==> flow/design.v <==
module top#(parameter m = 7)(
    input clk,
    input signed [m-1:0]noise_in,
    output reg signed [2*m-1:0]filter_out
);
    localparam signed [m-1:0] tap0 = 5;
    localparam signed [m-1:0] tap1 = 8;
    localparam signed [m-1:0] tap2 = 11;
    localparam signed [m-1:0] tap3 = 15;
    localparam signed [m-1:0] tap4 = 17;
    localparam signed [m-1:0] tap5 = 18;
    localparam signed [m-1:0] tap6 = 17;
    localparam signed [m-1:0] tap7 = 15;
    localparam signed [m-1:0] tap8 = 11;
    localparam signed [m-1:0] tap9 = 8;
    localparam signed [m-1:0] tap10 = 5;
    reg signed [m-1:0] register_0;
    reg signed [m-1:0] register_1;
    reg signed [m-1:0] register_2;
    reg signed [m-1:0] register_3;
    reg signed [m-1:0] register_4;
    reg signed [m-1:0] register_5;
    reg signed [m-1:0] register_6;
    reg signed [m-1:0] register_7;
    reg signed [m-1:0] register_8;
    reg signed [m-1:0] register_9;
    always@(posedge clk) begin
        register_0 <= noise_in;
        register_1 <= register_0;
        register_2 <= register_1;
        register_3 <= register_2;
        register_4 <= register_3;
        register_5 <= register_4;
        register_6 <= register_5;
        register_7 <= register_6;
        register_8 <= register_7;
        register_9 <= register_8;  
        filter_out <=  noise_in * tap0 +
                            register_0 * tap1 +
                            register_1 * tap2 +
                            register_2 * tap3 +
                            register_3 * tap4 +
                            register_4 * tap5 +
                            register_5 * tap6 +
                            register_6 * tap7 +
                            register_7 * tap8 +
                            register_8 * tap9 +
                            register_9 * tap10;
    end
endmodule
clock: 10.0 ns
lec_check: 0
cap_margin: 20
core_aspect_ratio: 1.2
core_margin: 2
core_utilization: 44
cts_cluster_diameter: 54
cts_cluster_size: 20
place_density: 0.66
slew_margin: 15
run.sh (not shown) runs the stock make flow with config.mk's settings and CLKGATE_MAP_FILE=.
The first run ran to the end with no violations.
Then changed:
- ABC_AREA: unset -> 1
- CAP_MARGIN: 20 -> 40
- CELL_PAD_IN_SITES_DETAIL_PLACEMENT: unset -> 2
- CELL_PAD_IN_SITES_GLOBAL_PLACEMENT: unset -> 1
- CORE_ASPECT_RATIO: 1.2 -> unset
- CORE_UTILIZATION: 44 -> 33
- CTS_CLUSTER_DIAMETER: 54 -> 345
- CTS_CLUSTER_SIZE: 20 -> unset
- GPL_ROUTABILITY_DRIVEN: unset -> 0
- GPL_TIMING_DRIVEN: unset -> 0
- MAX_ROUTING_LAYER: unset -> met4
- PLACE_DENSITY: 0.66 -> unset
- SETUP_SLACK_MARGIN: unset -> 2.35
- SLEW_MARGIN: 15 -> 0
- TNS_END_PERCENT: unset -> 5
Outcome:
- setup slack gains 0.91 ns
- synthesized area came out higher by about 2%
- worst hold slack barely changes
- final area increases by 7.0%
- fmax climbs by about 12%
- final cell count is higher by 17%
- routed wire length grows by about 40%
- first-iteration DRC count fell by about 30%
Then changed:
- ABC_AREA: 1 -> 0
- CELL_PAD_IN_SITES_GLOBAL_PLACEMENT: 1 -> 2
- CORE_UTILIZATION: 33 -> 30
- GPL_ROUTABILITY_DRIVEN: 0 -> 1
- HOLD_SLACK_MARGIN: unset -> 0.01
- MIN_ROUTING_LAYER: unset -> met2
- SETUP_SLACK_MARGIN: 2.35 -> unset
Outcome: Final area drops by 4.8%; fmax drops by 14%; area after synthesis drops by 1.9%; count of clock-buffer cells in the layout climbs by 3.
Then changed:
- ABC_AREA: 0 -> unset
- CAP_MARGIN: 40 -> 5
- CELL_PAD_IN_SITES_DETAIL_PLACEMENT: 2 -> unset
- CELL_PAD_IN_SITES_GLOBAL_PLACEMENT: 2 -> unset
- CORE_UTILIZATION: 30 -> 72
- CTS_CLUSTER_DIAMETER: 345 -> unset
- GPL_ROUTABILITY_DRIVEN: 1 -> unset
- GPL_TIMING_DRIVEN: 0 -> unset
- HOLD_SLACK_MARGIN: 0.01 -> unset
- MAX_ROUTING_LAYER: met4 -> unset
- MIN_ROUTING_LAYER: met2 -> unset
- SLEW_MARGIN: 0 -> 20
- TNS_END_PERCENT: 5 -> unset
- clock period: 10.0 -> 6.35 ns (I/O delays scaled with it)
What happened: With this change the flow finished but failed the layout checks on setup timing. Synthesized area does not change. Final area grows by a few percent. Critical path depth grows by 2. Worst setup slack got worse by 1.7 ns. Register-to-register slack got worse by 3.2 ns. Wire length shrinks by roughly a tenth. Clock-buffer cell count shrinks by 3. Final cell count shrinks by about a fifth. Utilization grows by 51 points.

========
// top: RTL as listed in full above, without the edits since
Settings: LEC_CHECK=0, ABC_AREA=1, CAP_MARGIN=20, CORE_MARGIN=2, CORE_UTILIZATION=72, CTS_CLUSTER_DIAMETER=39, CTS_CLUSTER_SIZE=88, GPL_ROUTABILITY_DRIVEN=0, HOLD_SLACK_MARGIN=0.3, PLACE_DENSITY=0.78, SETUP_SLACK_MARGIN=0.5, SLEW_MARGIN=20; clock period 3.35 ns.
The starting point produced a layout that fails on setup timing.
==> next run, changes <==
- ABC_AREA: 1 -> default
- CTS_CLUSTER_DIAMETER: 39 -> default
- CTS_CLUSTER_SIZE: 88 -> 19
- GPL_ROUTABILITY_DRIVEN: 0 -> default
- HOLD_SLACK_MARGIN: 0.3 -> default
- PLACE_DENSITY: 0.78 -> default
- SETUP_SLACK_MARGIN: 0.5 -> default
- clock period: 3.35 -> 5.9 ns (I/O delays scaled with it)
Result: The new run finished but fails on setup timing. Clock-buffer cell count rose by 1. Cell area fell by a few percent. Global-route usage fell by 3.7 points. Synthesized cell count fell by a little under a tenth. First-iteration DRC count fell by well over a third.

========
Setup of v15:
// top: RTL as listed in full above, without the edits since
clock: 5.93 ns
lec_check: 0
cap_margin: 20
core_margin: 2
core_utilization: 72
cts_cluster_diameter: 98
slew_margin: 20
[v15] flow finished | final checks: failed | reasons: negative setup slack
For v31, these inputs were changed with respect to v15:
- setting SETUP_SLACK_MARGIN to 0.04 for the first time
- setting ABC_AREA to 1 for the first time
- setting CTS_CLUSTER_SIZE to 88 for the first time
- setting PLACE_DENSITY to 0.78 for the first time
- setting HOLD_SLACK_MARGIN to 0.3 for the first time
- removing CTS_CLUSTER_DIAMETER (formerly 98)
- changing the clock period (ns, I/O delays scaled along) from 5.93 to 3.35
==> comparison <==
Final checks on v31, whose flow otherwise completed, came back failing, citing negative setup slack.
v31 vs. v15: number of inserted filler cells in the final layout fell by 39, area fraction in compound gates after synthesis fell by 1.0 points.
Going from v15 to v31, post-cts repair resize count shows an increase of 38%, final worst-path cycle share rose by 76 points.
Between v31 and v15, it is v31 whose worst hold slack is lower, by 0.0045 ns.
Here is what was changed in the inputs of v45 compared with v31.
- PLACE_DENSITY no longer set, was 0.78
- CTS_CLUSTER_SIZE now 100, was 88
- HOLD_SLACK_MARGIN no longer set, was 0.3
- SETUP_SLACK_MARGIN now 0.67, was 0.04
- CAP_MARGIN now 5, was 20
- CTS_CLUSTER_DIAMETER now 223, previously not set
- the clock period (ns, I/O delays scaled along) now 5.94, was 3.35
## What came out
Layout checks on v45: not met. Flow itself completed; violations: negative setup slack.
v45: area growth from synthesis to layout is 4.2 points lower than what v31 reported.
v45 vs. v31: number of buffers outside the clock class in the layout lower; synthesized area roughly the same; share of the synthesized netlist area taken by xor and xnor gates roughly the same; sum of buffers and inverters on the critical path lower.
Diff v45..v31 | max-slew violation count | unchanged
| detailed placement HPWL | v45 vs v31 | 890 µm lower |
Of v45 and v31, the run reporting the higher worst setup slack was v45.

========
run A:
RTL: the design.v shown in full above, as it stands there.
export LEC_CHECK = 0
export ABC_AREA = 1
export CAP_MARGIN = 20
export CORE_MARGIN = 2
export CORE_UTILIZATION = 72
export CTS_CLUSTER_DIAMETER = 352
export CTS_CLUSTER_SIZE = 16
export HOLD_SLACK_MARGIN = 0.3
export PLACE_DENSITY = 0.78
export SETUP_SLACK_MARGIN = 0.04
export SLEW_MARGIN = 20
create_clock -name core_clock -period 3.29 [get_ports {clk}]
Run A -> stages 100% | layout checks FAIL | setup timing
> inputs changed (run A -> run B)
- swapping 72 for 69 in CORE_UTILIZATION
- clearing CTS_CLUSTER_DIAMETER, which used to be 352
- clearing ABC_AREA, which used to be 1
- clearing SETUP_SLACK_MARGIN, which used to be 0.04
- clearing PLACE_DENSITY, which used to be 0.78
- clearing HOLD_SLACK_MARGIN, which used to be 0.3
- clearing CTS_CLUSTER_SIZE, which used to be 16
- swapping 3.29 for 8.6 in the clock period (ns, I/O delays scaled along)
## What came out
On total number of vias, run B does better than run A. Run B vs run A on fraction of the cycle the final worst path needs: run B is the lower one. Count of cells along the worst hold path: run B vs run A identical. Number of buffers outside the clock class in the layout went down by more than half going from run A to run B. Compared with run A, final area in run B decreased by more than 10%. Run B closes out successfully: all stages finished, all timing, DRC and antenna checks passed.
Relative to run B, the following input files were edited for run C:
- CORE_UTILIZATION changed from 69 to 72
- SETUP_SLACK_MARGIN newly set to 0.5
- CTS_CLUSTER_SIZE newly set to 19
- CAP_MARGIN changed from 20 to 5
- the clock period (ns, I/O delays scaled along) changed from 8.6 to 5.75
Results
The layout from run C, despite a flow that completed every stage, fails the layout checks, with the failing checks listed as setup timing.
Routed wire length went up by more than 10% going from run B to run C.
Of the two candidates, run B has the better post-route standard cell area excluding fillers and run C the worse one.
The data required time of the critical path of run C falls short of that of run B by 2830 ps.
In run C the post-route clock period utilization turned out 22 points higher than in run B.
Run C has post-layout net count above what run B had.
Run C reports a higher first-pass GRT wire length than run B does.
Relative to run C, the following input files were edited for run D:
- putting CTS_CLUSTER_DIAMETER at 280 where nothing was set
- swapping 19 for 22 in CTS_CLUSTER_SIZE
- swapping 0.5 for -0.3 in SETUP_SLACK_MARGIN
- putting ABC_AREA at 1 where nothing was set
- swapping 5.75 for 4.87 in the clock period (ns, I/O delays scaled along)
- Taking run C as the reference point, the via count of run D rises by about 8%.
- The flow completed for run D, but it is not clean: the layout still shows setup timing.
- From run C to run D the numbers moved as follows: clock latency at the later pin of the worst-skew pair about even; largest net degree at the start of global routing ~0 delta.

========
RTL: the design.v shown in full above, as it stands there.
clock: 10.0 ns
lec_check: 0
cap_margin: 20
core_margin: 2
core_utilization: 40
cts_cluster_diameter: 288
gpl_timing_driven: 0
setup_slack_margin: 2.35
slew_margin: 0
The baseline passed the timing, DRC and antenna checks.
Change:
- CTS_CLUSTER_DIAMETER: 288 -> 318
- CTS_CLUSTER_SIZE: not set -> 45
- GPL_TIMING_DRIVEN: 0 -> not set
- PLACE_DENSITY: not set -> 0.66
- SETUP_SLACK_MARGIN: 2.35 -> not set
- SLEW_MARGIN: 0 -> 35
Result: Worst hold slack stays flat; fmax shrinks by about 11%; die size does not change; first-iteration DRC count grows by about 3.3%; final area shrinks by about 4%; clock skew is about the same; via count shrinks by about 2%; clock-buffer cell count stays the same; sequential share of layout area grows by 0.67 points.
Change:
- CTS_CLUSTER_DIAMETER: 318 -> not set
- CTS_CLUSTER_SIZE: 45 -> not set
- HOLD_SLACK_MARGIN: not set -> -0.06
- PLACE_DENSITY: 0.66 -> not set
- SETUP_SLACK_MARGIN: not set -> 0.08
- SLEW_MARGIN: 35 -> 20
What happened: Via count grows slightly. Clock-buffer cell count grows by 2. Non-clock buffer count does not change. Setup slack loses 0.029 ns.
Change:
- HOLD_SLACK_MARGIN: -0.06 -> not set
- SETUP_SLACK_MARGIN: 0.08 -> not set
- clock period: 10.0 -> 8.6 ns (I/O delays scaled with it)
After rerunning: Core utilization barely changes; clock skew is higher by 0.0032 ns; cell area stays flat; via count came out lower by 0.68%; wire length shrinks by 0.96%; final cell count hardly moves; area after synthesis stays the same; global-route usage is lower by 0.27 points; flip-flop count stays the same; die area does not change.
Change:
- ABC_AREA: not set -> 1
- CORE_UTILIZATION: 40 -> 72
- CTS_CLUSTER_DIAMETER: not set -> 98
- PLACE_DENSITY: not set -> 0.79
- clock period: 8.6 -> 5.51 ns (I/O delays scaled with it)
After rerunning:
- The new run produced a layout that fails on negative setup slack
- core utilization rose by 44 points
- wire length came out higher by 44%
- critical path depth grows by 4
- count of clock-buffer cells in the layout shrinks by 1
- cell area is higher by 11%
- synthesized cell count grows by 8.6%
- cell count rose by 5.0%
- first-iteration DRC count rises by 140%
Change:
- CAP_MARGIN: 20 -> 40
- CTS_CLUSTER_DIAMETER: 98 -> 280
- CTS_CLUSTER_SIZE: not set -> 16
- PLACE_DENSITY: 0.79 -> not set
- SETUP_SLACK_MARGIN: not set -> -0.3
- clock period: 5.51 -> 4.87 ns (I/O delays scaled with it)
Result:
- The new run completed and failed the layout checks on negative setup slack
- count of clock-buffer cells in the layout came out higher by 3
- final cell count barely changes
- area after synthesis is unchanged
- die size stays the same
- worst hold slack improves by 0.0057 ns
- non-clock buffer count came out lower by 3
- setup slack degrades by 0.49 ns
- global-route usage came out lower by 2.4 points
- routed wire length came out lower by a little under a tenth

========
## oak
RTL: the design.v shown in full above, as it stands there.
Settings: LEC_CHECK=0, CAP_MARGIN=20, CORE_MARGIN=2, CORE_UTILIZATION=26, CTS_CLUSTER_DIAMETER=318, CTS_CLUSTER_SIZE=93, PLACE_DENSITY=0.66, SLEW_MARGIN=35, TNS_END_PERCENT=20; clock period 10.0 ns.
oak: done, clean on timing, DRC and antenna
The inputs of pine differ from those of oak as listed below.
Settings: TNS_END_PERCENT: 20 -> 15; CTS_CLUSTER_SIZE: 93 -> 20; CORE_ASPECT_RATIO: unset -> 0.5; CTS_CLUSTER_DIAMETER: 318 -> 54; CORE_UTILIZATION: 26 -> 72.
- Between pine and oak, the post-cts gate resize count does not differ in any meaningful way.
- Per the comparison of pine with oak, HPWL after detailed placement went down; count of non-filler cells in the finished layout went down; number of clock-tree buffers in the layout went down; part of the cycle the worst path needs went up; fraction of met3 tracks used by global routing went up.
- pine vs oak — met1 layer wirelength in the final routing rose about 3%.
- Between oak and pine, the difference in cell total in the yosys stat output is negligible.
- Final area in pine vs oak: down about 3.7%
### pine -> birch
Settings: TNS_END_PERCENT no longer set, was 15; SETUP_SLACK_MARGIN now 2.35, previously not set; GPL_ROUTABILITY_DRIVEN now 0, previously not set; CORE_ASPECT_RATIO no longer set, was 0.5; GPL_TIMING_DRIVEN now 0, previously not set; CTS_CLUSTER_SIZE no longer set, was 20; CTS_CLUSTER_DIAMETER now 288, was 54; PLACE_DENSITY no longer set, was 0.66; ABC_AREA now 1, previously not set; SLEW_MARGIN now 0, was 35; CORE_UTILIZATION now 33, was 72.
## What came out
- birch reports its most used routing layer as met2 while pine reports met1.
- Cmp birch and pine / total routing resource utilization after global routing / higher: pine
- Per the comparison of birch with pine, sequential share of cell area -1.3 points.
Input-level comparison between maple and birch:
Settings: putting HOLD_SLACK_MARGIN at -0.06 where nothing was set; putting CELL_PAD_IN_SITES_GLOBAL_PLACEMENT at 3 where nothing was set; swapping 33 for 40 in CORE_UTILIZATION; putting MIN_ROUTING_LAYER at met2 where nothing was set; swapping 288 for 225 in CTS_CLUSTER_DIAMETER; swapping 0 for 20 in SLEW_MARGIN; clearing ABC_AREA, which used to be 1; clearing SETUP_SLACK_MARGIN, which used to be 2.35; putting PLACE_DENSITY at 0.54 where nothing was set; clearing GPL_ROUTABILITY_DRIVEN, which used to be 0; putting MAX_ROUTING_LAYER at met4 where nothing was set.
Results
Between birch and maple, setup slack at placement is higher for birch, maple comes in under that.
maple ended up with a higher number of detailed-route iterations in the first pass than birch did.
Fmax: maple lower than birch
[compare] base=birch new=maple: CTS clock-pin slew for the worst setup and hold paths saw little to no change, mapped cell area saw a decrease, register fraction of the total cell area saw an increase.
The inputs of cedar differ from those of maple as listed below.
Settings: HOLD_SLACK_MARGIN removed (was -0.06); PLACE_DENSITY removed (was 0.54); CELL_PAD_IN_SITES_GLOBAL_PLACEMENT removed (was 3); MIN_ROUTING_LAYER removed (was met2); CTS_CLUSTER_DIAMETER removed (was 225); GPL_TIMING_DRIVEN removed (was 0); MAX_ROUTING_LAYER removed (was met4); SETUP_SLACK_MARGIN newly set to 0.16; the clock period (ns, I/O delays scaled along) changed from 10.0 to 8.6.
- Required time at the endpoint of the critical path was lower in cedar than in maple.
- Comparing maple against cedar, there is no change at all in final instance count without filler cells.
- Post-synthesis sequential area ratio came out exactly the same in maple and cedar.
- As far as flop share of the area is concerned, maple and cedar perform about the same.
- ~same post-route cell area in maple and cedar
- cedar vs. maple: final weighted congestion in routability-driven placement fell by 0.013, wire length per cell after detailed routing went down about 16%, number of DRC violations after detailed-routing iteration 0 went down by 398.
- The run with more routed wire is maple, not cedar.
